$ cat flow/config.mk
export PLATFORM = sky130hd
export DESIGN_NAME = ahb_slave
export DESIGN_NICKNAME = ahb_slave
export VERILOG_FILES = /design/flow/design.v
export SDC_FILE = /design/flow/constraint.sdc
export NUM_CORES = 4
export LEC_CHECK = 0
export ABC_AREA = 1
export CAP_MARGIN = 20
export CORE_MARGIN = 2
export CORE_UTILIZATION = 58
export CTS_CLUSTER_SIZE = 15
export HOLD_SLACK_MARGIN = -0.06
export SETUP_SLACK_MARGIN = 0.7
export SLEW_MARGIN = 20
export TNS_END_PERCENT = 5
$ cat flow/constraint.sdc
create_clock -name core_clock -period 2.71 [get_ports {HCLK}]
set_input_delay 0.5420 -clock core_clock [delete_from_list [all_inputs] [get_ports {HCLK}]]
set_output_delay 0.5420 -clock core_clock [all_outputs]
set_load 0.01 [all_outputs]
$ cat flow/design.v
module ahb_slave_controller (
    input  wire        HCLK,         
    input  wire        HRESETn,      
    input  wire        HWRITE,       
    input  wire [1:0]  HTRANS,       
    input  wire        HSEL,         
    input  logic [31:0] HADDR,       
    input  logic [2:0]  HSIZE,       
    input  logic [2:0]  HBURST,      
    input  logic [3:0]  HPROT,       
    input  logic        HMASTLOCK,   
    input  logic [3:0]  HWSTRB,      
    input  logic [31:0] HWDATA,      
    output logic       HREADY,       
    output logic       HRESP,        
    output logic [31:0] HRDATA,      
    output logic [31:0] addr,        
    output logic [2:0]  size,        
    output logic [2:0]  burst,       
    output logic [3:0]  prot,        
    output logic        mastlock,    
    output logic [3:0]  strb,        
    output logic [31:0] write_data,  
    input  logic [31:0] read_data,   
    output logic        write_read,  
    output logic        transfer_valid,  
    input  logic        error_flag   
);
    logic trans_type_reg;
    logic addr_phase_valid;
    logic data_phase_valid;
    typedef enum logic [1:0] {
        IDLE = 2'b00,
        DATA_PHASE = 2'b01,
        ERROR = 2'b10
    } state_t;
    state_t state, next_state;
    assign addr_phase_valid = HSEL && (HTRANS == 2'b10 || HTRANS == 2'b11);
    assign data_phase_valid = (state == DATA_PHASE);
    always_ff @(posedge HCLK or negedge HRESETn) begin
        if (!HRESETn) begin
            trans_type_reg <= 1'b0;
            addr <= 32'b0;
            size <= 3'b0;
            burst <= 3'b0;
            prot <= 4'b0;
            mastlock <= 1'b0;
            strb <= 4'b0;
        end else begin
            if (addr_phase_valid && HREADY) begin
                trans_type_reg <= HWRITE;
                addr <= HADDR;
                size <= HSIZE;
                burst <= HBURST;
                prot <= HPROT;
                mastlock <= HMASTLOCK;
                strb <= HWSTRB;
            end
        end
    end
    assign write_data = HWDATA;
    assign HRDATA = read_data;
    always_ff @(posedge HCLK or negedge HRESETn) begin
        if (!HRESETn) begin
            state <= IDLE;
        end else begin
            state <= next_state;
        end
    end
    always_comb begin
        write_read = 1'b0;
        transfer_valid = 1'b0;
        HRESP = 1'b0;
        HREADY = 1'b1;
        next_state = state;
        case (state)
            IDLE: begin
                if (addr_phase_valid) begin
                    next_state = DATA_PHASE;
                    HREADY = 1'b1;  
                end
            end
            DATA_PHASE: begin
                write_read = trans_type_reg;  
                transfer_valid = 1'b1;        
                if (error_flag) begin
                    HRESP = 1'b1;            
                    next_state = ERROR;
                    HREADY = 1'b0;           
                end else if (addr_phase_valid) begin
                    next_state = DATA_PHASE;  
                    HREADY = 1'b1;
                end else begin
                    next_state = IDLE;       
                    HREADY = 1'b1;
                end
            end
            ERROR: begin
                HRESP = 1'b1;        
                HREADY = 1'b1;       
                if (addr_phase_valid)
                    next_state = DATA_PHASE;
                else
                    next_state = IDLE;
            end
            default: begin
                next_state = IDLE;
            end
        endcase
    end
endmodule
module ahb_slave_reg_file (
    input  logic        HCLK,         
    input  logic        HRESETn,      
    input  logic [31:0] addr,         
    input  logic [2:0]  size,         
    input  logic [2:0]  burst,        
    input  logic [3:0]  prot,         
    input  logic        mastlock,     
    input  logic [3:0]  strb,         
    input  logic [31:0] write_data,   
    output logic [31:0] read_data,    
    input  logic        write_read,      
    input  logic        transfer_valid,  
    output logic        error_flag,   
    output logic [31:0] tdr_o,        
    output logic [31:0] lcr_o,        
    output logic [31:0] ocr_o,        
    output logic [31:0] fcr_o,        
    output logic [31:0] ier_o,        
    output logic [31:0] hcr_o,        
    input  logic [31:0] rdr_i,        
    input  logic [31:0] lsr_i,        
    input  logic [31:0] iir_i         
);
    logic [31:0] addr_reg;
    logic [2:0]  size_reg;
    logic [3:0]  strb_reg;
    assign addr_reg = addr;
    assign size_reg = size;
    assign strb_reg = strb;
    typedef enum logic [11:0] {
        ADDR_TDR = 12'h000,
        ADDR_RDR = 12'h004,
        ADDR_LCR = 12'h008,
        ADDR_OCR = 12'h00C,
        ADDR_LSR = 12'h010,
        ADDR_FCR = 12'h014,
        ADDR_IER = 12'h018,
        ADDR_IIR = 12'h01C,
        ADDR_HCR = 12'h020
    } apb_addr_e;
    function automatic logic check_alignment(input logic [31:0] address, input logic [2:0] transfer_size);
        case (transfer_size)
            3'b000: check_alignment = 1'b1;                     
            3'b001: check_alignment = (address[0] == 1'b0);     
            3'b010: check_alignment = (address[1:0] == 2'b00);  
            default: check_alignment = 1'b0;                    
        endcase
    endfunction
    always_comb begin
        error_flag = 1'b0;
        if (transfer_valid) begin
            if (addr_reg[31:12] != 20'h0 || 
                (addr_reg[11:0] != ADDR_TDR && 
                 addr_reg[11:0] != ADDR_RDR && 
                 addr_reg[11:0] != ADDR_LCR && 
                 addr_reg[11:0] != ADDR_OCR && 
                 addr_reg[11:0] != ADDR_LSR && 
                 addr_reg[11:0] != ADDR_FCR && 
                 addr_reg[11:0] != ADDR_IER && 
                 addr_reg[11:0] != ADDR_IIR && 
                 addr_reg[11:0] != ADDR_HCR)) begin
                error_flag = 1'b1;
            end
            if (!check_alignment(addr_reg, size_reg)) begin
                error_flag = 1'b1;
            end
            if (size_reg > 3'b010) begin  
                error_flag = 1'b1;
            end
            if (write_read && (addr_reg[11:0] == ADDR_RDR || 
                              addr_reg[11:0] == ADDR_LSR || 
                              addr_reg[11:0] == ADDR_IIR)) begin
                error_flag = 1'b1;
            end
        end
    end
    always_ff @(posedge HCLK or negedge HRESETn) begin
        if (!HRESETn) begin
            tdr_o <= 32'b0;
            lcr_o <= 32'b0;
            ocr_o <= 32'b0;
            fcr_o <= 32'b0;
            ier_o <= 32'b0;
            hcr_o <= 32'b0;
        end else if (write_read && !error_flag && transfer_valid) begin
            unique case (addr_reg[11:0])
                ADDR_TDR: begin
                    if (strb_reg[0]) tdr_o[7:0]   <= write_data[7:0];
                    if (strb_reg[1]) tdr_o[15:8]  <= write_data[15:8];
                    if (strb_reg[2]) tdr_o[23:16] <= write_data[23:16];
                    if (strb_reg[3]) tdr_o[31:24] <= write_data[31:24];
                end
                ADDR_LCR: begin
                    if (strb_reg[0]) lcr_o[7:0]   <= write_data[7:0];
                    if (strb_reg[1]) lcr_o[15:8]  <= write_data[15:8];
                    if (strb_reg[2]) lcr_o[23:16] <= write_data[23:16];
                    if (strb_reg[3]) lcr_o[31:24] <= write_data[31:24];
                end
                ADDR_OCR: begin
                    if (strb_reg[0]) ocr_o[7:0]   <= write_data[7:0];
                    if (strb_reg[1]) ocr_o[15:8]  <= write_data[15:8];
                    if (strb_reg[2]) ocr_o[23:16] <= write_data[23:16];
                    if (strb_reg[3]) ocr_o[31:24] <= write_data[31:24];
                end
                ADDR_FCR: begin
                    if (strb_reg[0]) fcr_o[7:0]   <= write_data[7:0];
                    if (strb_reg[1]) fcr_o[15:8]  <= write_data[15:8];
                    if (strb_reg[2]) fcr_o[23:16] <= write_data[23:16];
                    if (strb_reg[3]) fcr_o[31:24] <= write_data[31:24];
                end
                ADDR_IER: begin
                    if (strb_reg[0]) ier_o[7:0]   <= write_data[7:0];
                    if (strb_reg[1]) ier_o[15:8]  <= write_data[15:8];
                    if (strb_reg[2]) ier_o[23:16] <= write_data[23:16];
                    if (strb_reg[3]) ier_o[31:24] <= write_data[31:24];
                end
                ADDR_HCR: begin
                    if (strb_reg[0]) hcr_o[7:0]   <= write_data[7:0];
                    if (strb_reg[1]) hcr_o[15:8]  <= write_data[15:8];
                    if (strb_reg[2]) hcr_o[23:16] <= write_data[23:16];
                    if (strb_reg[3]) hcr_o[31:24] <= write_data[31:24];
                end
                default: ;  
            endcase
        end
    end
    always_comb begin
        read_data = 32'b0;
        if (!write_read && !error_flag && transfer_valid) begin
            unique case (addr_reg[11:0])
                ADDR_TDR: read_data = tdr_o;
                ADDR_RDR: read_data = rdr_i;
                ADDR_LCR: read_data = lcr_o;
                ADDR_OCR: read_data = ocr_o;
                ADDR_LSR: read_data = lsr_i;
                ADDR_FCR: read_data = fcr_o;
                ADDR_IER: read_data = ier_o;
                ADDR_IIR: read_data = iir_i;
                ADDR_HCR: read_data = hcr_o;
                default: read_data = 32'b0;
            endcase
        end
    end
endmodule
module ahb_slave (
    input  wire        HCLK,         
    input  wire        HRESETn,      
    input  wire [31:0] HADDR,        
    input  wire        HWRITE,       
    input  wire [2:0]  HSIZE,        
    input  wire [2:0]  HBURST,       
    input  wire [3:0]  HPROT,        
    input  wire [1:0]  HTRANS,       
    input  wire        HMASTLOCK,    
    input  wire        HSEL,         
    input  wire [31:0] HWDATA,       
    output wire [31:0] HRDATA,       
    output wire        HREADY,       
    output wire        HRESP,        
    input  wire [3:0]  HWSTRB,       
    output wire [31:0] tdr_o,        
    output wire [31:0] lcr_o,        
    output wire [31:0] ocr_o,        
    output wire [31:0] fcr_o,        
    output wire [31:0] ier_o,        
    output wire [31:0] hcr_o,        
    input  wire [31:0] rdr_i,        
    input  wire [31:0] lsr_i,        
    input  wire [31:0] iir_i         
);
    logic        write_read;      
    logic        error_flag;      
    logic        transfer_valid;  
    logic [31:0] addr;            
    logic [2:0]  size;            
    logic [2:0]  burst;           
    logic [3:0]  prot;            
    logic        mastlock;        
    logic [3:0]  strb;            
    logic [31:0] write_data;      
    logic [31:0] read_data;       
    ahb_slave_controller u_controller (
        .HCLK(HCLK),
        .HRESETn(HRESETn),
        .HWRITE(HWRITE),
        .HTRANS(HTRANS),
        .HSEL(HSEL),
        .HADDR(HADDR),
        .HSIZE(HSIZE),
        .HBURST(HBURST),
        .HPROT(HPROT),
        .HMASTLOCK(HMASTLOCK),
        .HWSTRB(HWSTRB),
        .HWDATA(HWDATA),
        .HREADY(HREADY),
        .HRESP(HRESP),
        .HRDATA(HRDATA),
        .addr(addr),
        .size(size),
        .burst(burst),
        .prot(prot),
        .mastlock(mastlock),
        .strb(strb),
        .write_data(write_data),
        .read_data(read_data),
        .write_read(write_read),
        .transfer_valid(transfer_valid),
        .error_flag(error_flag)
    );
    ahb_slave_reg_file u_reg_file (
        .HCLK(HCLK),
        .HRESETn(HRESETn),
        .addr(addr),
        .size(size),
        .burst(burst),
        .prot(prot),
        .mastlock(mastlock),
        .strb(strb),
        .write_data(write_data),
        .read_data(read_data),
        .write_read(write_read),
        .transfer_valid(transfer_valid),
        .error_flag(error_flag),
        .tdr_o(tdr_o),
        .lcr_o(lcr_o),
        .ocr_o(ocr_o),
        .fcr_o(fcr_o),
        .ier_o(ier_o),
        .hcr_o(hcr_o),
        .rdr_i(rdr_i),
        .lsr_i(lsr_i),
        .iir_i(iir_i)
    );
endmodule
$ cat flow/run.sh
#!/bin/bash
# the make line also repeats each setting of config.mk as NAME=value (left out here)
make -C /OpenROAD-flow-scripts/flow DESIGN_CONFIG=/design/flow/config.mk WORK_HOME=/design/flow/orfs CLKGATE_MAP_FILE= finish
==> results of run 1 <==
==> routing by layer <==
metal | GRT usage, % | overflow
met5 | 75.0 | 10
met3 | 86.7 | 50
met2 | 131 | 1359
met4 | 119 | 463
met1 | 90.7 | 32
==> stage by stage <==
step | area [um2] | utilization [%] | total power, mW
floorplan | 12400 | - | 4.29
global placement | 17300 | 84.8 | 4.97
detailed placement | 17300 | 84.8 | 5.01
CTS | 19300 | 94.9 | 8.71
==> repair_timing <==
action / in CTS
gates resized: 489
setup buffers: 21
cloned: 3
pin swaps: 334
setup endpoints to repair: 395
==> results.txt, run 1 <==
Observations from the implementation run.

Logic synthesis:
- The main area contributors are sky130_fd_sc_hd__dfrtp_1, sky130_fd_sc_hd__nand2_1, sky130_fd_sc_hd__nand3_1.
- The run puts the number of flops mapped to enable cells by yosys at 0.
- After synthesis, the design contains 1647 cells according to Yosys.
- The run gives the number of nets at floorplan as 1828.
- In this run, the synthesized area fraction spent on and/or/nand/nor cells is recorded as 43.7%.
- The run gives the mux share of post-synthesis cell area as 0%.
- The run gives the largest area contributor in the netlist as sky130_fd_sc_hd__dfrtp_1.
- In the synthesized netlist the dominant register cell turns out to be sky130_fd_sc_hd__dfrtp_1.
- The run gives the compound-gate portion of the synthesized area as 2.68%.
- The run gives the flip-flop and latch count after synthesis as 235.
- A synthesized cell averages 7.34 um2.
- The run puts the fraction of registers with async set/reset at 100%.
- The run gives the area fraction in xor and xnor cells as 0%.
- The run gives the most common cell in the netlist as sky130_fd_sc_hd__nand2_1.
- The run gives the biggest combinational cell group after synthesis as simple AND/OR/NAND/NOR gates.
- The run gives the count of unique library cells instantiated by Yosys as 28.
- The run gives the yosys stat chip area as 0.0121 mm2.
- Sequential cells were found to cover 48.6% of the synthesized design area.
- After synthesis, the most frequently instantiated cells are sky130_fd_sc_hd__nand2_1, sky130_fd_sc_hd__nand3_1, sky130_fd_sc_hd__dfrtp_1.
- The run puts the count of warnings emitted by yosys at 2.
- The run gives the gate count of the mapped netlist as 1647.
- The run puts the share of synthesized cell area in full adder, half adder and majority cells at 0%.
- The run gives the post-synth design cell area as 0.0121 mm2.
- The run gives the area fraction of the dominant cell type after synthesis as 48.4%.

Die:
- The run gives the area inside the core boundary as 0.0204 mm2.
- Before placement the cells fill ~59% of the core.
- The run puts the overall die height at 148 um.
- The run puts the area enclosed by the die boundary at ~0.022 mm2.
- The run gives the placement row count as 52.
- The run gives the horizontal die dimension as 148 um.
- The run gives the top-level port count as 407.

Clock tree:
- The clock passes through at most 3 buffers.
- The run gives the number of clock sinks seen by CTS as 235.
- Looking at the clock tree report, the H-tree level count equals 1.
- The cell sitting at the root of the clock tree is a sky130_fd_sc_hd__clkbuf_16.
- The run gives the hold-fix buffer count after cts as 0.
- TritonCTS created 24 clock buffers.

Placed design:
- The run gives the final RePlAce weighted congestion as between 0.9 and 1.
- The run puts the total placed cells including tap cells at 2338.
- The run puts the count of input and output buffers at approximately 400.
- The run puts the placed wire-length estimate at 35.0 mm.
- The run puts the pre-CTS setup slack at -0.302 ns.

Global route:
- The global routing report lists combined usage of all routing layers as 105%.
- The run puts the remaining global-route overflow at between 1500 and 2000.

Status:
- The first error in the log reads "[ERROR GRT-0232] Routing congestion too high. Check the congestion heatmap in the GUI".
- The flow did not finish.
- The run gives the stage where the run ended as global routing.
==> run 2, diff against run 1 <==
- CORE_UTILIZATION: 58 -> 72
- CTS_CLUSTER_DIAMETER: default -> 200
- CTS_CLUSTER_SIZE: 15 -> 53
- HOLD_SLACK_MARGIN: -0.06 -> default
- PLACE_DENSITY_LB_ADDON: default -> 0.27
- SETUP_SLACK_MARGIN: 0.7 -> -0.05
- SLEW_MARGIN: 20 -> 10
- TNS_END_PERCENT: 5 -> default
- clock period: 2.71 -> 3.37 ns (I/O delays scaled with it)
==> results.txt, run 2 <==
Observations from the implementation run.

Logic synthesis:
- The run gives the mux share of post-synthesis cell area as 0% (unchanged).
- The run gives the count of warnings emitted by yosys as 2 (unchanged).
- Yosys shows that the main logic family after synthesis is simple AND/OR/NAND/NOR gates.
- The fraction of registers with async set/reset was 100% (unchanged).
- The run gives the flip-flop and latch count after synthesis as 235 (unchanged).
- The run gives the area fraction of the dominant cell type after synthesis as 48.4% (unchanged).
- The run gives the number of flops mapped to enable cells by yosys as 0 (unchanged).
- The run gives the post-synth design cell area as 0.0121 mm2 (unchanged).
- The run puts the number of nets at floorplan at 1828 (unchanged).
- The yosys cell count is 1647 (unchanged).
- The count of unique library cells instantiated by Yosys is 28 (unchanged).
- Post-synth the commonest register cell is sky130_fd_sc_hd__dfrtp_1.
- The run puts the fraction of the mapped netlist area in simple logic gates at 43.7% (unchanged).
- The synthesis report lists the most area-consuming cells as sky130_fd_sc_hd__dfrtp_1, sky130_fd_sc_hd__nand2_1, sky130_fd_sc_hd__nand3_1.
- Ranked by instance count, the synthesized netlist is headed by sky130_fd_sc_hd__nand2_1, sky130_fd_sc_hd__nand3_1, sky130_fd_sc_hd__dfrtp_1.
- The cell type that accounts for the most area after synthesis is sky130_fd_sc_hd__dfrtp_1.
- The run gives the yosys stat chip area as 0.0121 mm2 (unchanged).
- The run gives the area fraction in xor and xnor cells as 0% (unchanged).
- The run puts the share of synthesized cell area in full adder, half adder and majority cells at 0% (unchanged).
- By instance count, the leading cell after synthesis is sky130_fd_sc_hd__nand2_1.
- The synthesized area per cell is 7.34 um2 (unchanged).
- The run puts the share of synthesized area occupied by flip-flops and latches at 48.6% (unchanged).
- The run puts the compound-gate portion of the synthesized area at 2.68% (unchanged).
- The gate count of the mapped netlist is 1647 (unchanged).

Die:
- The top-level port count came to 407 (unchanged).
- The run puts the horizontal die dimension at 134 um (-10%).
- The placement row count is 47 (-9.6%).
- The overall die height was 134 um (-10%).
- The run puts the area enclosed by the die boundary at 0.0178 mm2 (-19%).
- The run gives the starting density of the core as 73.2% (+14 points).
- The run puts the area inside the core boundary at 0.0165 mm2 (-19%).

Status:
- The run stopped with a tool error.
- The flow stopped in global placement.
- The tool reported: "[ERROR FLW-0024] Place density exceeds 1.0 (current PLACE_DENSITY_LB_ADDON =  0.27). Please check if the value of  PLACE_DENSITY_LB_ADDON is between 0 and 0.99".
==> run 3, diff against run 2 <==
- ABC_AREA: 1 -> default
- CORE_UTILIZATION: 72 -> 66
- CTS_CLUSTER_DIAMETER: 200 -> default
- CTS_CLUSTER_SIZE: 53 -> 40
- HOLD_SLACK_MARGIN: default -> -0.06
- PLACE_DENSITY_LB_ADDON: 0.27 -> default
- SETUP_SLACK_MARGIN: -0.05 -> default
- SLEW_MARGIN: 10 -> 20
- clock period: 3.37 -> 3.53 ns (I/O delays scaled with it)
==> results.txt, run 3 <==
Observations from the implementation run.

Logic synthesis:
- The run puts the count of warnings emitted by yosys at 2 (unchanged).
- The post-synth design cell area came to 0.0127 mm2 (+5.0%).
- The run puts the fraction of the mapped netlist area in simple logic gates at 13.8% (-30 points).
- The run gives the area fraction of the dominant cell type after synthesis as 46.1% (-2.3 points).
- The compound-gate portion of the synthesized area came to 14.5% (+12 points).
- The gate count of the mapped netlist came to 1054 (-36%).
- The run gives the share of synthesized cell area in full adder, half adder and majority cells as 0% (unchanged).
- The count of unique library cells instantiated by Yosys came to 72 (+160%).
- The run puts the share of synthesized area occupied by flip-flops and latches at 46.3% (-2.3 points).
- The run gives the area fraction in xor and xnor cells as 0.0690% (+0.069 points).
- Per the synthesis report, the dominant area consumer among library cells is sky130_fd_sc_hd__dfrtp_1.
- The main area contributors are sky130_fd_sc_hd__dfrtp_1, sky130_fd_sc_hd__mux2_2, sky130_fd_sc_hd__mux2_4.
- By count the netlist is led by sky130_fd_sc_hd__dfrtp_1, sky130_fd_sc_hd__mux2_2, sky130_fd_sc_hd__nand2_1.
- The run gives the yosys cell count as 1054 (-36%).
- The number of flops mapped to enable cells by yosys came to 0 (unchanged).
- Of the combinational cells, the family taking the most area is multiplexers.
- By instance count, the leading cell after synthesis is sky130_fd_sc_hd__dfrtp_1.
- In the synthesized netlist the dominant register cell turns out to be sky130_fd_sc_hd__dfrtp_1.
- The run gives the synthesized area per cell as 12.0 um2 (+64%).
- The run puts the flip-flop and latch count after synthesis at 235 (unchanged).
- The fraction of registers with async set/reset is 100% (unchanged).
- The run puts the number of nets at floorplan at 1235 (-32%).
- The yosys stat chip area came to 0.0127 mm2 (+5.0%).
- The mux share of post-synthesis cell area is 22.1% (+22 points).

Die:
- The run puts the horizontal die dimension at 143 um (+6.8%).
- The run gives the area inside the core boundary as 0.0188 mm2 (+14%).
- The run puts the overall die height at 143 um (+6.8%).
- The run puts the starting density of the core at 67.7% (-5.5 points).
- The run gives the top-level port count as 407 (unchanged).
- The run puts the placement row count at 50 (+6.4%).
- The area enclosed by the die boundary is 0.0204 mm2 (+14%).

Status:
- The flow did not finish.
- The first error in the log reads "[ERROR DPL-0033] detailed placement checks failed during check placement".
- The run gives the stage where the run ended as clock tree synthesis.

Placed design:
- Summed over all nets, the half-perimeter wirelength after detailed placement is 38.6 mm.
- The run gives the post-placement cell area as 0.0174 mm2.
- The run puts the final RePlAce weighted congestion at between 0.9 and 1.
- The run puts the count of input and output buffers at 397.
-- run 3: through the flow --
step	util (%)	setup WS (ns)	total power [mW]	instances	setup TNS (ns)
floorplan	-	0.397	3.78	1054	0
global placement	92.6	-0.0910	4.57	1687	-0.730
detailed placement	92.6	-0.202	4.68	1687	-1.60
==> run 4, diff against run 3 <==
- CELL_PAD_IN_SITES_DETAIL_PLACEMENT: default -> 2
- CORE_MARGIN: 2 -> 10
- CORE_UTILIZATION: 66 -> 40
- CTS_CLUSTER_SIZE: 40 -> default
- GPL_TIMING_DRIVEN: default -> 0
- HOLD_SLACK_MARGIN: -0.06 -> default
- MIN_ROUTING_LAYER: default -> met2
- SLEW_MARGIN: 20 -> 25
- clock period: 3.53 -> 7.08 ns (I/O delays scaled with it)
==> results.txt, run 4 <==
Observations from the implementation run.

Clock tree:
- CTS reports a maximum clock tree buffer depth of 3.
- The run gives the H-tree depth as 1.
- The run gives the number of clock sinks seen by CTS as 235.
- The run puts the total of cells resized after clock tree synthesis at 0.
- The run gives the hold-fix buffer count after cts as 0.
- The run gives the number of buffers inserted to repair setup after CTS as 0.
- Looking at the clock tree report, the root buffer type is sky130_fd_sc_hd__clkbuf_16.
- Clock tree synthesis inserted a total of 29 buffers.

Logic synthesis:
- The compound-gate portion of the synthesized area came to 14.5% (unchanged).
- The run puts the mux share of post-synthesis cell area at 22.1% (unchanged).
- Ranked by total cell area, the synthesized netlist is headed by sky130_fd_sc_hd__dfrtp_1, sky130_fd_sc_hd__mux2_2, sky130_fd_sc_hd__mux2_4.
- The run gives the share of synthesized cell area in full adder, half adder and majority cells as 0% (unchanged).
- The synthesized area per cell is 12.0 um2 (unchanged).
- The run gives the yosys cell count as 1054 (unchanged).
- The run puts the number of nets at floorplan at 1235 (unchanged).
- The run gives the area fraction in xor and xnor cells as 0.0690% (unchanged).
- The run puts the count of unique library cells instantiated by Yosys at 72 (unchanged).
- The run gives the yosys stat chip area as 0.0127 mm2 (unchanged).
- The run gives the fraction of registers with async set/reset as 100% (unchanged).
- The run puts the count of warnings emitted by yosys at 2 (unchanged).
- The synthesis report names the predominant flop master as sky130_fd_sc_hd__dfrtp_1.
- The flip-flop and latch count after synthesis was 235 (unchanged).
- The run gives the most common cell in the netlist as sky130_fd_sc_hd__dfrtp_1.
- The run puts the number of flops mapped to enable cells by yosys at 0 (unchanged).
- The run gives the gate count of the mapped netlist as 1054 (unchanged).
- The run puts the fraction of the mapped netlist area in simple logic gates at 13.8% (unchanged).
- In the synthesized netlist, the cells that appear most often are sky130_fd_sc_hd__dfrtp_1, sky130_fd_sc_hd__mux2_2, sky130_fd_sc_hd__nand2_1.
- Of all cell types, the one taking the most synthesized area is sky130_fd_sc_hd__dfrtp_1.
- The run gives the area fraction of the dominant cell type after synthesis as 46.1% (unchanged).
- By area, the combinational part of the netlist is dominated by multiplexers.
- The post-synth design cell area was 0.0127 mm2 (unchanged).
- The run gives the share of synthesized area occupied by flip-flops and latches as 46.3% (unchanged).

Die:
- The run puts the placement row count at 65 (+30%).
- The run gives the starting density of the core as 40.3% (-27 points).
- The run gives the top-level port count as 407 (unchanged).
- The area inside the core boundary was 0.0315 mm2 (+68%).
- The run gives the area enclosed by the die boundary as 0.0393 mm2 (+93%).
- The run gives the overall die height as 198 um (+39%).
- The run gives the horizontal die dimension as 198 um (+39%).

Status:
- The tool reported: "[ERROR GRT-0232] Routing congestion too high. Check the congestion heatmap in the GUI".
- According to the logs, the last stage reached was global routing.
- The run stopped with a tool error.

Placed design:
- The pre-CTS setup slack was 0.951 ns (+1.15 ns).
- The run gives the placed wire-length estimate as 56.2 mm (+45%).
- The run puts the final RePlAce weighted congestion at 0.982 (+6.0%).
- The run puts the count of input and output buffers at 397 (unchanged).

Global route:
- The run puts the remaining global-route overflow at 4.
- Across every metal layer, demand over resource in global routing totals 80.0%.
## run 4: metal layers
metal  overflow  track usage [%]
met2          0             82.4
met5          0             73.7
met3          4             86.1
met4          0             65.5
met1          -                -
## run 4: through the flow
step           area (um2)  setup TNS [ns]  power (mW)  cells
2_1_floorplan       12700               0        1.88   1054
3_3_place_gp        17200        -1425.83        2.31   1853
3_5_place_dp        17300               0        2.38   1860
4_1_cts             18300               0        4.05   1914
==> run 5, diff against run 4 <==
- CELL_PAD_IN_SITES_DETAIL_PLACEMENT: 2 -> default
- CORE_ASPECT_RATIO: default -> 0.71
- CORE_MARGIN: 10 -> 2
- CORE_UTILIZATION: 40 -> 70
- CTS_CLUSTER_SIZE: default -> 59
- GPL_TIMING_DRIVEN: 0 -> default
- MIN_ROUTING_LAYER: met2 -> default
- SETUP_SLACK_MARGIN: default -> 0.83
- SLEW_MARGIN: 25 -> 20
- TNS_END_PERCENT: default -> 5
- clock period: 7.08 -> 3.11 ns (I/O delays scaled with it)
==> results.txt, run 5 <==
Observations from the implementation run.

Logic synthesis:
- The run puts the share of synthesized area occupied by flip-flops and latches at 46.3% (unchanged).
- The run gives the count of unique library cells instantiated by Yosys as 72 (unchanged).
- The yosys stat chip area is 0.0127 mm2 (unchanged).
- The synthesized area per cell was 12.0 um2 (unchanged).
- For reference, the top logic cell family by area is multiplexers.
- The run gives the area fraction of the dominant cell type after synthesis as 46.1% (unchanged).
- The post-synth design cell area was 0.0127 mm2 (unchanged).
- The run puts the fraction of registers with async set/reset at 100% (unchanged).
- The share of synthesized cell area in full adder, half adder and majority cells was 0% (unchanged).
- The run gives the fraction of the mapped netlist area in simple logic gates as 13.8% (unchanged).
- The mux share of post-synthesis cell area is 22.1% (unchanged).
- The yosys cell count is 1054 (unchanged).
- The synthesis report lists the most area-consuming cells as sky130_fd_sc_hd__dfrtp_1, sky130_fd_sc_hd__mux2_2, sky130_fd_sc_hd__mux2_4.
- The run puts the count of warnings emitted by yosys at 2 (unchanged).
- The run puts the compound-gate portion of the synthesized area at 14.5% (unchanged).
- The most used flip-flop cell after synthesis is sky130_fd_sc_hd__dfrtp_1.
- The gate count of the mapped netlist came to 1054 (unchanged).
- The run gives the most common cell in the netlist as sky130_fd_sc_hd__dfrtp_1.
- The run puts the number of flops mapped to enable cells by yosys at 0 (unchanged).
- Sorting the Yosys area breakdown by cell type puts at the top sky130_fd_sc_hd__dfrtp_1.
- The run puts the area fraction in xor and xnor cells at 0.0690% (unchanged).
- The run puts the number of nets at floorplan at 1235 (unchanged).
- The run gives the flip-flop and latch count after synthesis as 235 (unchanged).
- For reference, the top cells by count after synthesis are sky130_fd_sc_hd__dfrtp_1, sky130_fd_sc_hd__mux2_2, sky130_fd_sc_hd__nand2_1.

Status:
- The tool reported: "[ERROR GPL-0301] Utilization 100.453 % exceeds 100%".
- The flow halted during global placement.
- The flow did not finish.

Die:
- The overall die height was 117 um (-41%).
- The run puts the horizontal die dimension at 164 um (-17%).
- The placement row count came to 41 (-37%).
- The run puts the area enclosed by the die boundary at 0.0192 mm2 (-51%).
- The area inside the core boundary is 0.0177 mm2 (-44%).
- The run puts the top-level port count at 407 (unchanged).
- The run puts the starting density of the core at 71.5% (+31 points).
==> run 6, diff against run 5 <==
- CELL_PAD_IN_SITES_GLOBAL_PLACEMENT: default -> 2
- CORE_ASPECT_RATIO: 0.71 -> default
- CORE_UTILIZATION: 70 -> 62
- CTS_CLUSTER_SIZE: 59 -> 81
- PLACE_DENSITY_LB_ADDON: default -> 0.07
- SETUP_SLACK_MARGIN: 0.83 -> 2.13
- TNS_END_PERCENT: 5 -> default
- clock period: 3.11 -> 8.14 ns (I/O delays scaled with it)
==> results.txt, run 6 <==
Observations from the implementation run.

Logic synthesis:
- The run puts the post-synth design cell area at 0.0127 mm2 (unchanged).
- The run puts the fraction of the mapped netlist area in simple logic gates at 13.8% (unchanged).
- The main area contributors are sky130_fd_sc_hd__dfrtp_1, sky130_fd_sc_hd__mux2_2, sky130_fd_sc_hd__mux2_4.
- The area fraction of the dominant cell type after synthesis is 46.1% (unchanged).
- The run puts the count of unique library cells instantiated by Yosys at 72 (unchanged).
- The run gives the area fraction in xor and xnor cells as 0.0690% (unchanged).
- The run gives the largest area contributor in the netlist as sky130_fd_sc_hd__dfrtp_1.
- The run puts the share of synthesized cell area in full adder, half adder and majority cells at 0% (unchanged).
- Among the non-sequential cells, multiplexers take the most area.
- The run gives the yosys cell count as 1054 (unchanged).
- The run puts the yosys stat chip area at 0.0127 mm2 (unchanged).
- The number of nets at floorplan came to 1235 (unchanged).
- The run gives the most instantiated flip-flop cell in the synthesis netlist as sky130_fd_sc_hd__dfrtp_1.
- The run puts the share of synthesized area occupied by flip-flops and latches at 46.3% (unchanged).
- The run puts the count of warnings emitted by yosys at 2 (unchanged).
- The commonest cells after synthesis are sky130_fd_sc_hd__dfrtp_1, sky130_fd_sc_hd__mux2_2, sky130_fd_sc_hd__nand2_1.
- The run gives the compound-gate portion of the synthesized area as 14.5% (unchanged).
- The run puts the fraction of registers with async set/reset at 100% (unchanged).
- The mux share of post-synthesis cell area was 22.1% (unchanged).
- The run gives the flip-flop and latch count after synthesis as 235 (unchanged).
- The run gives the most common cell in the netlist as sky130_fd_sc_hd__dfrtp_1.
- The run puts the gate count of the mapped netlist at 1054 (unchanged).
- The run puts the synthesized area per cell at 12.0 um2 (unchanged).
- The run gives the number of flops mapped to enable cells by yosys as 0 (unchanged).

Die:
- The run gives the placement row count as 52 (+27%).
- The run puts the starting density of the core at 63.0% (-8.6 points).
- The run gives the overall die height as 147 um (+25%).
- The run gives the area inside the core boundary as 0.0202 mm2 (+14%).
- The run puts the area enclosed by the die boundary at 0.0216 mm2 (+12%).
- The horizontal die dimension was 147 um (-10%).

Status:
- Per the run summary, the flow got no further than global placement without I/O.
- The flow did not finish.
- The tool reported: "[ERROR FLW-0024] Place density exceeds 1.0 (current PLACE_DENSITY_LB_ADDON =  0.07). Please check if the value of  PLACE_DENSITY_LB_ADDON is between 0 and 0.99".
==> run 7, diff against run 6 <==
- ABC_AREA: default -> 1
- CELL_PAD_IN_SITES_GLOBAL_PLACEMENT: 2 -> default
- CORE_UTILIZATION: 62 -> 64
- CTS_CLUSTER_SIZE: 81 -> 53
- MAX_ROUTING_LAYER: default -> met4
- PLACE_DENSITY_LB_ADDON: 0.07 -> 0.27
- SETUP_SLACK_MARGIN: 2.13 -> default
- SLEW_MARGIN: 20 -> 40
- TNS_END_PERCENT: default -> 5
- clock period: 8.14 -> 2.9 ns (I/O delays scaled with it)
==> results.txt, run 7 <==
Observations from the implementation run.

Logic synthesis:
- The fraction of registers with async set/reset came to 100% (unchanged).
- The run gives the compound-gate portion of the synthesized area as 2.68% (-12 points).
- Ranked by total cell area, the synthesized netlist is headed by sky130_fd_sc_hd__dfrtp_1, sky130_fd_sc_hd__nand2_1, sky130_fd_sc_hd__nand3_1.
- Grouping non-sequential cells by family puts the most area in simple AND/OR/NAND/NOR gates.
- The run gives the count of warnings emitted by yosys as 2 (unchanged).
- The fraction of the mapped netlist area in simple logic gates was 43.7% (+30 points).
- The run puts the number of flops mapped to enable cells by yosys at 0 (unchanged).
- The area fraction in xor and xnor cells was 0% (-0.069 points).
- The run puts the yosys cell count at 1647 (+56%).
- The flip-flop and latch count after synthesis came to 235 (unchanged).
- The run gives the area fraction of the dominant cell type after synthesis as 48.4% (+2.3 points).
- The number of nets at floorplan came to 1828 (+48%).
- The run gives the mux share of post-synthesis cell area as 0% (-22 points).
- The run gives the most common cell in the netlist as sky130_fd_sc_hd__nand2_1.
- The count of unique library cells instantiated by Yosys came to 28 (-61%).
- The run gives the largest area contributor in the netlist as sky130_fd_sc_hd__dfrtp_1.
- The commonest register cell is sky130_fd_sc_hd__dfrtp_1.
- Counting instances in the post-synthesis netlist gives the leading cell types as sky130_fd_sc_hd__nand2_1, sky130_fd_sc_hd__nand3_1, sky130_fd_sc_hd__dfrtp_1.
- The run puts the synthesized area per cell at 7.34 um2 (-39%).
- The gate count of the mapped netlist came to 1647 (+56%).
- The share of synthesized cell area in full adder, half adder and majority cells was 0% (unchanged).
- The run puts the post-synth design cell area at 0.0121 mm2 (-4.8%).
- The yosys stat chip area was 0.0121 mm2 (-4.8%).
- The run puts the share of synthesized area occupied by flip-flops and latches at 48.6% (+2.3 points).

Clock tree:
- The number of hold buffers added after CTS was 0.
- The run gives the H-tree depth as 1.
- Counting every sink on the clock net gives 235.
- In this run, CTS created clock tree buffers numbering 24.
- No sink is reached through more buffers than the 3 on the longest clock path.
- CTS placed an instance of sky130_fd_sc_hd__clkbuf_16 at the clock tree root.

Die:
- The run puts the starting density of the core at 64.9% (+1.9 points).
- The placement row count was 50 (-3.8%).
- The run puts the overall die height at 141 um (-3.8%).
- The horizontal die dimension was 141 um (-3.8%).
- The run puts the top-level port count at ~410.
- The run gives the area inside the core boundary as 0.0186 mm2 (-7.6%).
- The area enclosed by the die boundary is 0.0200 mm2 (-7.5%).

Placed design:
- The detailed placer reported the number of placed instances as 2282.
- The run puts the post-placement cell area at about 0.017 mm2.
- Note, the detailed placer reported a final HPWL of 35.1 mm.
- The pre-CTS setup check shows a worst slack of -0.116 ns.
- The run puts the count of input and output buffers at 397.
- The run puts the final RePlAce weighted congestion at 1.00.

Status:
- The run stopped with a tool error.
- The tool reported: "[ERROR GRT-0232] Routing congestion too high. Check the congestion heatmap in the GUI".
- Per the run summary, the flow got no further than global routing.

Global route:
- Global routing used 88.1% of the available tracks.
- The run puts the remaining global-route overflow at 34.
-- run 7: metal layers --
layer / GRT overflow / GRT usage (%)
met5: - / -
met2: 6 / 96.8
met3: 12 / 79.7
met1: 0 / 85.9
met4: 16 / 88.3
-- run 7: stage by stage --
step / setup TNS [ns] / total power, mW
2_1_floorplan: 0 / 3.93
4_1_cts: -8.40 / 7.90
3_3_place_gp: -0.277 / 4.53
3_5_place_dp: -1.63 / 4.59
-- run 7: timing repair --
action | in CTS
pin swaps | 7
setup buffers | 7
gates cloned | 1
endpoints found under the setup margin | 34
gates resized | 100
==> run 8, diff against run 7 <==
- ABC_AREA: 1 -> default
- CORE_UTILIZATION: 64 -> 58
- CTS_CLUSTER_SIZE: 53 -> 61
- HOLD_SLACK_MARGIN: default -> -0.08
- MAX_ROUTING_LAYER: met4 -> default
- PLACE_DENSITY_LB_ADDON: 0.27 -> default
- SLEW_MARGIN: 40 -> 20
- TNS_END_PERCENT: 5 -> default
- clock period: 2.9 -> 3.47 ns (I/O delays scaled with it)
==> results.txt, run 8 <==
Notes from the flow run.

Logic synthesis:
- The run gives the post-synth design cell area as 0.0127 mm2 (+5.0%).
- The yosys cell count is 1054 (-36%).
- The flip-flop and latch count after synthesis came to 235 (unchanged).
- The run gives the share of synthesized area occupied by flip-flops and latches as 46.3% (-2.3 points).
- The number of nets at floorplan came to 1235 (-32%).
- Post-synth the commonest register cell is sky130_fd_sc_hd__dfrtp_1.
- The run puts the count of unique library cells instantiated by Yosys at 72 (+160%).
- The run gives the mux share of post-synthesis cell area as 22.1% (+22 points).
- The run gives the area fraction of the dominant cell type after synthesis as 46.1% (-2.3 points).
- By area the synthesized netlist is led by sky130_fd_sc_hd__dfrtp_1, sky130_fd_sc_hd__mux2_2, sky130_fd_sc_hd__mux2_4.
- The count of warnings emitted by yosys came to 2 (unchanged).
- The synthesized area per cell came to 12.0 um2 (+64%).
- The run puts the yosys stat chip area at 0.0127 mm2 (+5.0%).
- The largest total area in the synthesized netlist belongs to sky130_fd_sc_hd__dfrtp_1.
- The run puts the area fraction in xor and xnor cells at 0.0690% (+0.069 points).
- The run gives the fraction of registers with async set/reset as 100% (unchanged).
- The run puts the share of synthesized cell area in full adder, half adder and majority cells at 0% (unchanged).
- The synthesis stats list as the most numerous cell sky130_fd_sc_hd__dfrtp_1.
- The run gives the biggest combinational cell group after synthesis as multiplexers.
- Yosys reports that the most numerous cell types are sky130_fd_sc_hd__dfrtp_1, sky130_fd_sc_hd__mux2_2, sky130_fd_sc_hd__nand2_1.
- The number of flops mapped to enable cells by yosys came to 0 (unchanged).
- The run gives the gate count of the mapped netlist as 1054 (-36%).
- The fraction of the mapped netlist area in simple logic gates is 13.8% (-30 points).
- The compound-gate portion of the synthesized area was 14.5% (+12 points).

Layout:
- The area growth from synthesis to layout is 46.4%.
- The run puts the post-layout net count at 1677.
- The multi-input combinational cells in the finished layout cover a total of roughly 0.0066 mm2.
- The run gives the final core utilization as 85.7%.
- Registers take 0.00588 mm2.
- The run gives the number of filler cells placed in the layout as ~1100.

Clock tree:
- The run puts the latest clock arrival within the worst-skew pair at ~0.55 ns.
- TritonCTS built the clock tree.
- The run gives the H-tree depth as 1 (unchanged).
- The run puts the worst-case clock buffer depth at 3 (unchanged).
- CTS placed an instance of sky130_fd_sc_hd__clkbuf_16 at the clock tree root.
- The total CTS buffers was 26 (+8.3%).
- The run gives the number of clock sinks seen by CTS as 235 (unchanged).
- The run puts the clock transition time at the flip-flop clock pins of the worst setup and hold paths at around 0.060 ns.

Die:
- The run puts the area inside the core boundary at 0.0217 mm2 (+16%).
- The starting density of the core is 58.5% (-6.3 points).
- The top-level port count came to 407 (unchanged).
- The run gives the area enclosed by the die boundary as 0.0231 mm2 (+15%).
- The run gives the horizontal die dimension as 152 um (+7.4%).
- The run gives the placement row count as 54 (+8.0%).
- The overall die height is 152 um (+7.4%).

Setup path:
- The run gives the setup slack on the worst flop-to-flop path as 0.14 ns.
- The run gives the worst flop-to-flop path endpoint as u_reg_file.ier_o[17].
- STA classifies the critical path startpoint as a flip-flop.
- The run gives the type of destination of the critical path as an output port.
- The run gives the buffer and inverter count on the worst path as 2.
- The slowest stage of the critical path belongs to the cell sky130_fd_sc_hd__or4_4.
- According to the timing report, the critical path is launched from u_controller.addr[13].
- Max fanout on the critical path was recorded as 18.
- For reference, the critical path cell chain is or4_4, a2111oi_4, nand3b_4, or3b_4, buf_12, a31oi_2, buf_4.
- For the worst reg-to-reg path, the startpoint reported by OpenROAD is u_controller.addr[13].
- Counting cells, the worst reg-to-reg path comes to 9.
- The OpenROAD report gives the critical path a required time of 2.78 ns.
- The run gives the endpoint of the worst setup timing path as HRDATA[17].
- In this design, the largest share of critical-path delay is due to simple AND/OR/NAND/NOR gates.
- The run puts the critical path arrival at 2.98 ns.
- The timing report gives the biggest stage delay along the critical path as around 0.56 ns.
- The run gives the count of cell instances traversed by the critical path as 7.
- The run gives the startpoint-to-endpoint class of the critical path as flip-flop to output port.

Route:
- The run puts the first-pass detailed-route iteration total at 7.
- The run gives the sum of routed wire length over all layers as approximately 50 mm.
- The script logs the ratio of routed vias to standard cells as around 6.7.
- The run puts the final antenna-violating net count at 0.
- The run puts the routed length per placed instance at about 28 um.
- The run gives the detailed-route DRC error count as 0.
- The violation tally recorded at the end of detailed-routing iteration 0 is 1333.
- Across all layers, the routed design uses roughly 12000 vias.

Pwr:
- The run gives the reported combinational group power as 1.53 mW.
- The run puts the worst IR drop on VDD at 0.452 mV.
- In this run the static leakage power is 7.70 nW.
- The run gives the clock network power as about 3 mW.
- Ranked by power, first place goes to registers.
- The run gives the internal power consumption as 5.58 mW.
- Per the breakdown, switching nets consume approximately 28% of all power.
- The run gives the share of power burned in the clock network as 38.9%.
- The run gives the net switching power as about 2.2 mW.
- The run gives the logic gate share of total power as roughly 20%.
- The flow reports that sequential cells draw 41.3% of the design power.
- For this design the ratio of total power to cell area is 417 mW/mm2.
- For the sequential group, total power comes out at between 3 and 4 mW.

Placed design:
- The run gives the count of input and output buffers as 397 (unchanged).
- The run puts the placed wire-length estimate at 34.5 mm (-1.5%).
- The run puts the final RePlAce weighted congestion at 0.900 (-9.9%).
- The pre-CTS setup slack was -0.248 ns (-0.132 ns).

Timing:
- The flow reports an fmax of roughly 270 MHz.
- The run puts the final critical-path share of the clock period at 106%.
- Setup total negative slack on the finished layout was measured at -4.57 ns.
- The final timing report counts setup violations totalling 32.
- Setup repair after global routing could not meet its margin everywhere.
- The run gives the maximum clock skew at final layout as 0.0283 ns.
- In this run the tightest slew margin relative to its limit is 47.5%.
- The run puts the final critical delay including setup and external delays at approximately 3.7 ns.
- In the post-route analysis, the smallest setup slack over all paths is -0.203 ns.
- The run gives the final count of hold timing violations as 0.
- The run gives the worst hold-check slack as around 0.15 ns.
- The run gives the final-report max-slew violation count as 0.
- The run gives the transition at the pin with the smallest max-transition slack as 0.788 ns.

Global route:
- The run puts the first-pass GRT wire length at approximately 75 mm.
- The run puts the initial antenna violation count at 3.
- The run gives the via count of the first global-routing pass as about 12000.
- The run gives the maximum number of pins on one net before global-route repair as between 90 and 100.
- The run puts the overall global routing resource usage at 41.9%.
- The run puts the remaining global-route overflow at 0.

Status:
- The flow ran to the end, but the layout failed its checks.
- The run did not pass the layout checks because of negative setup slack.

Flow run:
- The run gives the number of warning messages in the logs as 39.
- The run gives the number of max-cap violations as 0.

Hold path:
- The run gives the worst hold-check path type as primary input to async pin.
## run 8: metrics by stage
step / total power, mW / instances / cell area (um2)
after floorplan: 3.84 / 1054 / 12700
after global placement: 4.67 / 1744 / 17600
final: 7.76 / 1798 / 18600
after CTS: 7.71 / 1793 / 18500
after global routing: 7.95 / 1798 / 18600
after detailed placement: 4.72 / 1744 / 17600
## run 8: routing by layer
metal,GRT usage [%],routed length (um),up-vias
li1,-,-,4983
met1,52.4,18600,6052
met2,69.0,24100,799
met3,10.2,4900,163
met4,19.4,2330,2
met5,0,11,-
## run 8: layout make-up
cell class              instances  share of cell area (%)
inverters                       3                  0.0606
diodes                          2                  0.0269
clock buffers                  35                    4.06
repair buffers                495                    25.7
well taps                     280                    1.88
multi-input cells             735                    35.6
flip-flops and latches        235                    31.7
clock inverters                13                    1.00
## run 8: repair_timing
action / in CTS / in global routing
resized: 144 / 25
buffers inserted: 1 / 3
hold buffers: 0 / 0
pin swaps: 2 / 3
endpoints found under the setup margin: 34 / 34
==> run 9, diff against run 8 <==
- ABC_AREA: default -> 1
- CORE_UTILIZATION: 58 -> 70
- CTS_CLUSTER_SIZE: 61 -> 53
- HOLD_SLACK_MARGIN: -0.08 -> default
- MAX_ROUTING_LAYER: default -> met4
- PLACE_DENSITY_LB_ADDON: default -> 0.27
- SLEW_MARGIN: 20 -> 40
- TNS_END_PERCENT: default -> 5
- clock period: 3.47 -> 3.44 ns (I/O delays scaled with it)
==> results.txt, run 9 <==
Observations from the implementation run.

Die:
- The horizontal die dimension came to 135 um (-11%).
- The placement row count was 48 (-11%).
- The run gives the starting density of the core as 70.6% (+12 points).
- The run gives the area enclosed by the die boundary as 0.0183 mm2 (-21%).
- The overall die height is 135 um (-11%).
- The run puts the top-level port count at 407 (unchanged).
- The run gives the area inside the core boundary as 0.0171 mm2 (-21%).

Status:
- The flow did not finish.
- The tool reported: "[ERROR FLW-0024] Place density exceeds 1.0 (current PLACE_DENSITY_LB_ADDON =  0.27). Please check if the value of  PLACE_DENSITY_LB_ADDON is between 0 and 0.99".
- The run gives the stage where the run ended as global placement.

Logic synthesis:
- The commonest cells after synthesis are sky130_fd_sc_hd__nand2_1, sky130_fd_sc_hd__nand3_1, sky130_fd_sc_hd__dfrtp_1.
- Among the non-sequential cells, simple AND/OR/NAND/NOR gates take the most area.
- The run gives the number of nets at floorplan as 1828 (+48%).
- The run gives the area fraction of the dominant cell type after synthesis as 48.4% (+2.3 points).
- The run gives the most instantiated flip-flop cell in the synthesis netlist as sky130_fd_sc_hd__dfrtp_1.
- The compound-gate portion of the synthesized area is 2.68% (-12 points).
- Of all cell types, the one taking the most synthesized area is sky130_fd_sc_hd__dfrtp_1.
- The gate count of the mapped netlist was 1647 (+56%).
- In the post-synthesis netlist, the biggest area contributors are sky130_fd_sc_hd__dfrtp_1, sky130_fd_sc_hd__nand2_1, sky130_fd_sc_hd__nand3_1.
- The run puts the share of synthesized cell area in full adder, half adder and majority cells at 0% (unchanged).
- The run gives the number of flops mapped to enable cells by yosys as 0 (unchanged).
- The run puts the share of synthesized area occupied by flip-flops and latches at 48.6% (+2.3 points).
- The run gives the post-synth design cell area as 0.0121 mm2 (-4.8%).
- The run gives the fraction of the mapped netlist area in simple logic gates as 43.7% (+30 points).
- The run puts the fraction of registers with async set/reset at 100% (unchanged).
- The run gives the mux share of post-synthesis cell area as 0% (-22 points).
- The run gives the most common cell in the netlist as sky130_fd_sc_hd__nand2_1.
- The flip-flop and latch count after synthesis was 235 (unchanged).
- The count of warnings emitted by yosys came to 2 (unchanged).
- The run puts the synthesized area per cell at 7.34 um2 (-39%).
- The run gives the count of unique library cells instantiated by Yosys as 28 (-61%).
- The yosys cell count is 1647 (+56%).
- The run puts the yosys stat chip area at 0.0121 mm2 (-4.8%).
- The run puts the area fraction in xor and xnor cells at 0% (-0.069 points).
==> run 10, diff against run 9 <==
- ABC_AREA: 1 -> default
- CORE_UTILIZATION: 70 -> 45
- CTS_CLUSTER_SIZE: 53 -> default
- MAX_ROUTING_LAYER: met4 -> default
- PLACE_DENSITY_LB_ADDON: 0.27 -> default
- SLEW_MARGIN: 40 -> 20
- TNS_END_PERCENT: 5 -> default
- clock period: 3.44 -> 3.31 ns (I/O delays scaled with it)
==> results.txt, run 10 <==
Notes from the flow run.

Setup path:
- The run puts the critical path arrival at 2.98 ns.
- OpenSTA lists the critical path endpoint as HRDATA[0].
- The run gives the largest stage delay on the critical path as 0.55 ns.
- The run gives the cell family with the largest share of critical-path delay as simple AND/OR/NAND/NOR gates.
- The run gives the buffer and inverter count on the worst path as 2.
- The run puts the count of cell instances traversed by the critical path at 7.
- The run gives the required time of the critical path as around 2.7 ns.
- Across all register-to-register paths, the minimum setup slack is 0.15 ns.
- The worst setup path is launched from a flip-flop.
- The signal on the critical path passes through or4_4, a2111oi_4, nand3b_4, or3b_4, buf_12, a31oi_2, buf_2.
- Logic depth along the worst register-to-register path is recorded as 9.
- For reference, the most critical setup path is categorized as flip-flop to output port.
- The run gives the cell at the slowest stage of the critical path as sky130_fd_sc_hd__or4_4.
- Looking at the reg2reg group, the worst path starts from u_controller.addr[13].
- The run gives the largest fanout on the critical path as 18.
- The run gives the worst flop-to-flop path endpoint as u_reg_file.ier_o[22].
- Per STA, the startpoint of the critical path is u_controller.addr[13].
- STA classifies the critical path endpoint as an output port.

Die:
- The run gives the placement row count as 61 (+27%).
- The area enclosed by the die boundary came to 0.0296 mm2 (+61%).
- The run gives the area inside the core boundary as 0.0278 mm2 (+62%).
- The run gives the starting density of the core as 45.7% (-25 points).
- The run gives the overall die height as 172 um (+27%).
- The run gives the top-level port count as 407 (unchanged).
- The run puts the horizontal die dimension at 172 um (+27%).

Timing:
- After layout, the worst path uses 110% of the clock period.
- Timing would allow up to 275 MHz.
- At the pin with the least slew margin, the transition time is 0.811 ns.
- The run gives the final-report max-slew violation count as 0.
- The run gives the post-route setup TNS as -8.74 ns.
- For this run, the final setup violation count is recorded as 33.
- The run gives the final count of hold timing violations as 0.
- The run puts the relative slew slack at 46.0%.
- The run puts the maximum clock skew at final layout at between 0.02 and 0.025 ns.
- The run gives the post-route worst setup slack as -0.328 ns.
- Counting I/O delays and the setup requirement, the final critical path takes roughly 3.6 ns.
- Setup repair after global routing could not meet its margin everywhere.

Logic synthesis:
- The number of nets at floorplan came to 1235 (-32%).
- The run gives the compound-gate portion of the synthesized area as 14.5% (+12 points).
- The run puts the post-synth design cell area at 0.0127 mm2 (+5.0%).
- The run gives the most common cell in the netlist as sky130_fd_sc_hd__dfrtp_1.
- The run gives the count of unique library cells instantiated by Yosys as 72 (+160%).
- The run gives the yosys cell count as 1054 (-36%).
- The number of flops mapped to enable cells by yosys was 0 (unchanged).
- Yosys shows that the main logic family after synthesis is multiplexers.
- The run gives the count of warnings emitted by yosys as 2 (unchanged).
- The run puts the fraction of the mapped netlist area in simple logic gates at 13.8% (-30 points).
- After synthesis, the most frequently instantiated cells are sky130_fd_sc_hd__dfrtp_1, sky130_fd_sc_hd__mux2_2, sky130_fd_sc_hd__nand2_1.
- The mux share of post-synthesis cell area is 22.1% (+22 points).
- The run gives the most instantiated flip-flop cell in the synthesis netlist as sky130_fd_sc_hd__dfrtp_1.
- Looking at area per cell type in the netlist, the leader is sky130_fd_sc_hd__dfrtp_1.
- The yosys stat chip area is 0.0127 mm2 (+5.0%).
- The run gives the area fraction in xor and xnor cells as 0.0690% (+0.069 points).
- The gate count of the mapped netlist was 1054 (-36%).
- The main area contributors are sky130_fd_sc_hd__dfrtp_1, sky130_fd_sc_hd__mux2_2, sky130_fd_sc_hd__mux2_4.
- The run puts the share of synthesized area occupied by flip-flops and latches at 46.3% (-2.3 points).
- The area fraction of the dominant cell type after synthesis is 46.1% (-2.3 points).
- The run gives the flip-flop and latch count after synthesis as 235 (unchanged).
- The synthesized area per cell is 12.0 um2 (+64%).
- The run gives the share of synthesized cell area in full adder, half adder and majority cells as 0% (unchanged).
- The run gives the fraction of registers with async set/reset as 100% (unchanged).

Layout:
- The run gives the number of filler cells placed in the layout as 2190.
- The run puts the cell area after layout at 0.0189 mm2.
- According to the finish report, the design has a final net count of 1703.
- The run puts the final core utilization at between 60% and 70%.
- The run gives the layout-stage area growth over the synthesis result as 49.2%.

Clock tree:
- The run puts the clock transition time at the flip-flop clock pins of the worst setup and hold paths at 0.06 ns.
- The run gives the worst-case clock buffer depth as 3.
- The run puts the number of clock sinks seen by CTS at between 200 and 250.
- The run puts the H-tree depth at 1.
- The run gives the TritonCTS clock tree as built.
- The run gives the clock root buffer as sky130_fd_sc_hd__clkbuf_16.
- The run puts the total CTS buffers at 26.
- The run gives the hold-fix buffer count after cts as 0.
- The run gives the latest clock arrival within the worst-skew pair as 0.55 ns.

Global route:
- The run gives the via count of the first global-routing pass as 11600.
- The run puts the remaining global-route overflow at 0.
- The run puts the initial antenna violation count at 1.
- The first global-routing pass estimated 73.2 mm of wire.
- The run gives the maximum number of pins on one net before global-route repair as 90.
- The run puts the overall global routing resource usage at 33.5%.

Status:
- The checks that failed were negative setup slack.
- The run finished, with violations left.

Hold path:
- Note that the worst hold path type here is primary input to async pin.

Placed design:
- The run gives the pre-CTS setup slack as -0.359 ns.
- Port buffering added 397 buffers.
- The run gives the placed wire-length estimate as 36.0 mm.
- The run gives the post-placement cell area as 0.0180 mm2.
- The run gives the final RePlAce weighted congestion as 0.850.

Route:
- The run gives the number of vias per cell after detailed routing as 5.95.
- The run gives the routed length per placed instance as 26.3 um.
- The run gives the sum of routed wire length over all layers as 50.4 mm.
- The run puts the detailed-route DRC error count at 0.
- Per the post-route antenna check, the number of violating nets is 0.
- The run puts the first-pass detailed-route iteration total at 7.
- The routed layout has 11400 vias.
- The run puts the DRC violation total after the first TritonRoute iteration at 911.

Pwr:
- The run puts the internal power consumption at 5.76 mW.
- The clock network is responsible for 37.3% of the overall power.
- The run gives the net switching power as 2.21 mW.
- The run gives the power density normalized to cell area as between 400 and 500 mW/mm2.
- The run gives the leakage power figure as 7.84 nW.
- The run gives the reported combinational group power as 1.65 mW.
- The run puts the switching portion of total power at 27.8%.
- The run puts the sequential group power at 3.35 mW.
- The run puts the clock network power at between 2 and 3 mW.
- VDD sags by at most 0.357 mV.
- The largest part of the power goes to registers.
- The run puts the logic gate share of total power at 20.7%.
- The run gives the overall power consumption as ~8.0 mW.
- The run puts the sequential fraction of design power at about two fifths.

Flow run:
- The run gives the number of max-cap violations as 0.
- The run puts the number of warning messages in the logs at 38.
-- run 10: through the flow --
step	std cells	hold WS [ns]
6_report	1920	0.131
5_1_grt	1919	0.187
4_1_cts	1919	0.169
3_5_place_dp	1867	0.517
3_3_place_gp	1867	0.512
2_1_floorplan	1054	0.366
-- run 10: metal layers --
layer	track usage (%)	up-vias	part of all wire (%)
met5	0	-	0.026
li1	-	5034	-
met3	7.35	119	6.8
met2	54.4	465	47
met1	43.5	5800	42
met4	13.9	2	4.1
-- run 10: cell type report --
class	count	area (um2)	share of cell area [%]
multi-input cells	735	6610	34.9
flip-flops and latches	235	5890	31.1
repair buffers	521	5080	26.8
clock buffers	41	787	4.15
well taps	378	473	2.50
clock inverters	6	93.8	0.495
inverters	3	11.3	0.0594
diodes	1	2.50	0.0132
-- run 10: timing repair --
| item | 4_1_cts | 5_1_grt |
|---|---|---|
| gates resized | 148 | 33 |
| cloned | 2 | 0 |
| setup endpoints to repair | 34 | 34 |
| buffers inserted | 3 | 1 |
| pin swaps | 3 | 2 |
==> run 11, diff against run 10 <==
- ABC_AREA: default -> 1
- CORE_UTILIZATION: 45 -> 57
- CTS_CLUSTER_DIAMETER: default -> 28
- CTS_CLUSTER_SIZE: default -> 14
- MAX_ROUTING_LAYER: default -> met4
- PLACE_DENSITY_LB_ADDON: default -> 0.19
- SLEW_MARGIN: 20 -> 40
- TNS_END_PERCENT: default -> 5
- clock period: 3.31 -> 2.74 ns (I/O delays scaled with it)
==> results.txt, run 11 <==
Notes from the flow run.

Status:
- The run finished, with violations left.
- The checks that failed were negative hold slack, negative setup slack.

Logic synthesis:
- The yosys stat chip area was 0.0121 mm2 (-4.8%).
- The count of unique library cells instantiated by Yosys is 28 (-61%).
- The post-synth design cell area is 0.0121 mm2 (-4.8%).
- The run gives the mux share of post-synthesis cell area as 0% (-22 points).
- The run gives the fraction of the mapped netlist area in simple logic gates as 43.7% (+30 points).
- For reference, the top cells by count after synthesis are sky130_fd_sc_hd__nand2_1, sky130_fd_sc_hd__nand3_1, sky130_fd_sc_hd__dfrtp_1.
- The run gives the number of nets at floorplan as 1828 (+48%).
- The run puts the area fraction in xor and xnor cells at 0% (-0.069 points).
- The run gives the share of synthesized area occupied by flip-flops and latches as 48.6% (+2.3 points).
- The most used flip-flop cell after synthesis is sky130_fd_sc_hd__dfrtp_1.
- The fraction of registers with async set/reset was 100% (unchanged).
- The run puts the compound-gate portion of the synthesized area at 2.68% (-12 points).
- The count of warnings emitted by yosys is 2 (unchanged).
- Of all cell types, the one taking the most synthesized area is sky130_fd_sc_hd__dfrtp_1.
- The run puts the share of synthesized cell area in full adder, half adder and majority cells at 0% (unchanged).
- The run puts the number of flops mapped to enable cells by yosys at 0 (unchanged).
- The run puts the gate count of the mapped netlist at 1647 (+56%).
- In the post-synthesis netlist, the biggest area contributors are sky130_fd_sc_hd__dfrtp_1, sky130_fd_sc_hd__nand2_1, sky130_fd_sc_hd__nand3_1.
- In the post-synthesis netlist, the cell with the most instances is sky130_fd_sc_hd__nand2_1.
- The area fraction of the dominant cell type after synthesis came to 48.4% (+2.3 points).
- Of the combinational cells, the family taking the most area is simple AND/OR/NAND/NOR gates.
- The run puts the synthesized area per cell at 7.34 um2 (-39%).
- The run gives the yosys cell count as 1647 (+56%).
- The run gives the flip-flop and latch count after synthesis as 235 (unchanged).

Pwr:
- The reported combinational group power is 1.36 mW (-18%).
- The share of power burned in the clock network came to 54.3% (+17 points).
- The run gives the worst IR drop on VDD as 0.593 mV (+66%).
- The run puts the internal power consumption at 8.03 mW (+39%).
- The run puts the net switching power at 2.96 mW (+34%).
- The run gives the power group with the largest share as the clock network.
- The run puts the power density normalized to cell area at 580 mW/mm2 (+38%).
- The run puts the sequential group power at 3.67 mW (+9.6%).
- The logic gate share of total power came to 12.4% (-8.3 points).
- The clock network power came to 5.97 mW (+100%).
- The run gives the sequential fraction of design power as 33.4% (-8.6 points).
- The run puts the switching portion of total power at 27.0% (-0.81 points).
- The run puts the leakage power figure at 8.95 nW (+14%).

Timing:
- The final count of hold timing violations was 8 (+8).
- Based on the critical path, the design can be clocked at up to 310 MHz.
- The run puts the worst hold-check slack at -0.0215 ns (-0.152 ns).
- The run puts the final critical delay including setup and external delays at ~3.2 ns.
- The run puts the final critical-path share of the clock period at 118% (+7.8 points).
- Setup repair after global routing could not meet its margin everywhere.
- The number of endpoints failing setup at the final stage is 34 (+3.0%).
- The run puts the maximum clock skew at final layout at 0.0220 ns (-0.00260 ns).
- The run puts the transition at the pin with the smallest max-transition slack at 0.648 ns (-0.163 ns).
- The run gives the relative slew slack as 56.8% (+11 points).
- The run puts the post-route worst setup slack at -0.486 ns (-0.157 ns).
- The run gives the final-report max-slew violation count as 0 (unchanged).

Route:
- The sum of routed wire length over all layers is 60.0 mm (+19%).
- The number of vias per cell after detailed routing came to 6.61 (+11%).
- The run gives the final antenna-violating net count as 0 (unchanged).
- The first-pass detailed-route iteration total was 13 (+6).
- The run gives the routed length per placed instance as 24.6 um (-6.3%).
- The detailed-route via count is 16100 (+41%).
- The detailed-route DRC error count is 0 (unchanged).
- The DRC violation total after the first TritonRoute iteration came to 2305 (+150%).

Setup path:
- The run gives the cell at the slowest stage of the critical path as sky130_fd_sc_hd__dfrtp_1.
- The run puts the largest fanout on the critical path at 8 (-10).
- The count of cell instances traversed by the critical path came to 15 (+8).
- Per STA, the worst path is made up of inv_2, nand2_2, nor2_2, buf_4, nand2_2, inv_4, buf_8, buf_12, nand2_1, nand2_1, a21oi_1, nand2_1, nor2_1, nor2_1, buf_2.
- According to the timing report, the critical path is launched from u_controller.addr[0].
- The run gives the worst-case reg-to-reg path depth as 10 (+1).
- The run gives the element type at the critical path start as a flip-flop.
- Looking at the setup timing report, the critical path kind is flip-flop to output port.
- The buffer and inverter count on the worst path is 6 (+4).
- The run puts the required time of the critical path at 2.19 ns (-0.46 ns).
- The worst setup path is captured at an output port.
- Counting stages on the worst path, the most repeated cell is sky130_fd_sc_hd__nand2_1.
- The worst register-to-register path ends at u_reg_file.ier_o[21].
- The run puts the largest stage delay on the critical path at 0.38 ns (-0.17 ns).
- The run puts the setup slack on the worst flop-to-flop path at 0.03 ns (-0.12 ns).
- Following the worst setup path forward leads to its endpoint at HRDATA[29].
- The run gives the reg-to-reg critical path startpoint as u_controller.addr[9].
- The run gives the cell family with the largest share of critical-path delay as simple AND/OR/NAND/NOR gates.
- The run gives the critical path arrival as 2.68 ns (-0.30 ns).

Global route:
- The first-pass GRT wire length was 86.5 mm (+18%).
- The global-route track usage on met3 was 19.9% (+13 points).
- The layer flagged by global routing as most heavily used is met2.
- The run gives the met1 demand-to-capacity share in global routing as 57.2% (+14 points).
- The run gives the overall global routing resource usage as 52.1% (+19 points).
- The run puts the via count of the first global-routing pass at 15800 (+36%).
- The run puts the remaining global-route overflow at 0 (unchanged).
- The run puts the maximum number of pins on one net before global-route repair at 97 (+7.8%).
- The run puts the global-route met2 utilization at 77.3% (+23 points).
- The run gives the initial antenna violation count as 3 (+2).

Die:
- The run puts the top-level port count at 407 (unchanged).
- The area inside the core boundary was 0.0209 mm2 (-25%).
- The run puts the area enclosed by the die boundary at 0.0224 mm2 (-24%).
- The run gives the placement row count as 53 (-13%).
- The run gives the starting density of the core as 57.9% (+12 points).
- The run puts the overall die height at 150 um (-13%).
- The run puts the horizontal die dimension at 150 um (-13%).

Placed design:
- The run puts the pre-CTS setup slack at -0.296 ns (+0.0634 ns).
- The run gives the count of input and output buffers as 397 (unchanged).
- The final RePlAce weighted congestion was 1.01 (+19%).
- The run puts the placed wire-length estimate at 34.3 mm (-4.7%).

Clock tree:
- The run gives the number of clock sinks seen by CTS as 235 (unchanged).
- The run puts the clock transition time at the flip-flop clock pins of the worst setup and hold paths at 0.05 ns (about the same).
- The run puts the hold-fix buffer count after cts at 0 (unchanged).
- The run gives the clock root buffer as sky130_fd_sc_hd__clkbuf_16.
- The run gives the TritonCTS clock tree as built.
- The latest clock arrival within the worst-skew pair came to 0.55 ns (about the same).
- The worst-case clock buffer depth is 3 (unchanged).
- The run gives the H-tree depth as 2 (+1).
- The total CTS buffers is 44 (+69%).

Layout:
- The multi-input logic area was 0.00583 mm2 (-12%).
- The run gives the total area of sequential cells as 0.00588 mm2 (about the same).
- The number of filler cells placed in the layout is 893 (-59%).
- The run gives the layout-stage area growth over the synthesis result as 56.7%.
- The run puts the post-layout net count at 2305 (+35%).

Flow run:
- The run gives the number of max-cap violations as 0 (unchanged).
- The run gives the number of warning messages in the logs as 37 (-2.6%).

Hold path:
- The min-delay analysis places its worst path in the category primary input to async pin.
run 11: cell type report:
class,count,area share [%]
Antenna cell,3,0.0396
Multi-Input combinational cell,1286,30.7
Sequential cell,235,31.0
Tap cell,275,1.82
Inverter,43,0.891
Clock buffer,50,6.26
Timing Repair Buffer,514,27.0
Clock inverter,31,2.24
run 11: per-stage QoR:
| stage | setup TNS, ns | total power [mW] | util [%] | instances | area (um2) |
|---|---|---|---|---|---|
| global route | -16.63 | 11.2 | 90.7 | 2437 | 19000 |
| floorplan | 0 | 4.16 | - | 1647 | 12100 |
| global placement | -4.14 | 4.85 | 81.0 | 2333 | 16900 |
| finish | -12.15 | 11.0 | 90.7 | 2437 | 19000 |
| CTS | -8.24 | 10.7 | 89.5 | 2423 | 18700 |
| detailed placement | -6.04 | 4.88 | 81.0 | 2333 | 16900 |
run 11: timing repair:
action,CTS,global route
gates cloned,2,2
resized,169,67
setup endpoints to repair,34,57
endpoints found under the hold margin,0,0
pin swaps,9,17
buffers inserted,7,9
run 11: layer usage:
metal,routed length (um),vias to the layer above
met3,9710,613
met4,5840,0
li1,-,6392
met5,0,-
met2,26200,1806
met1,18200,7293
Power figures rest on the tool's default switching activity, not on a simulated workload.
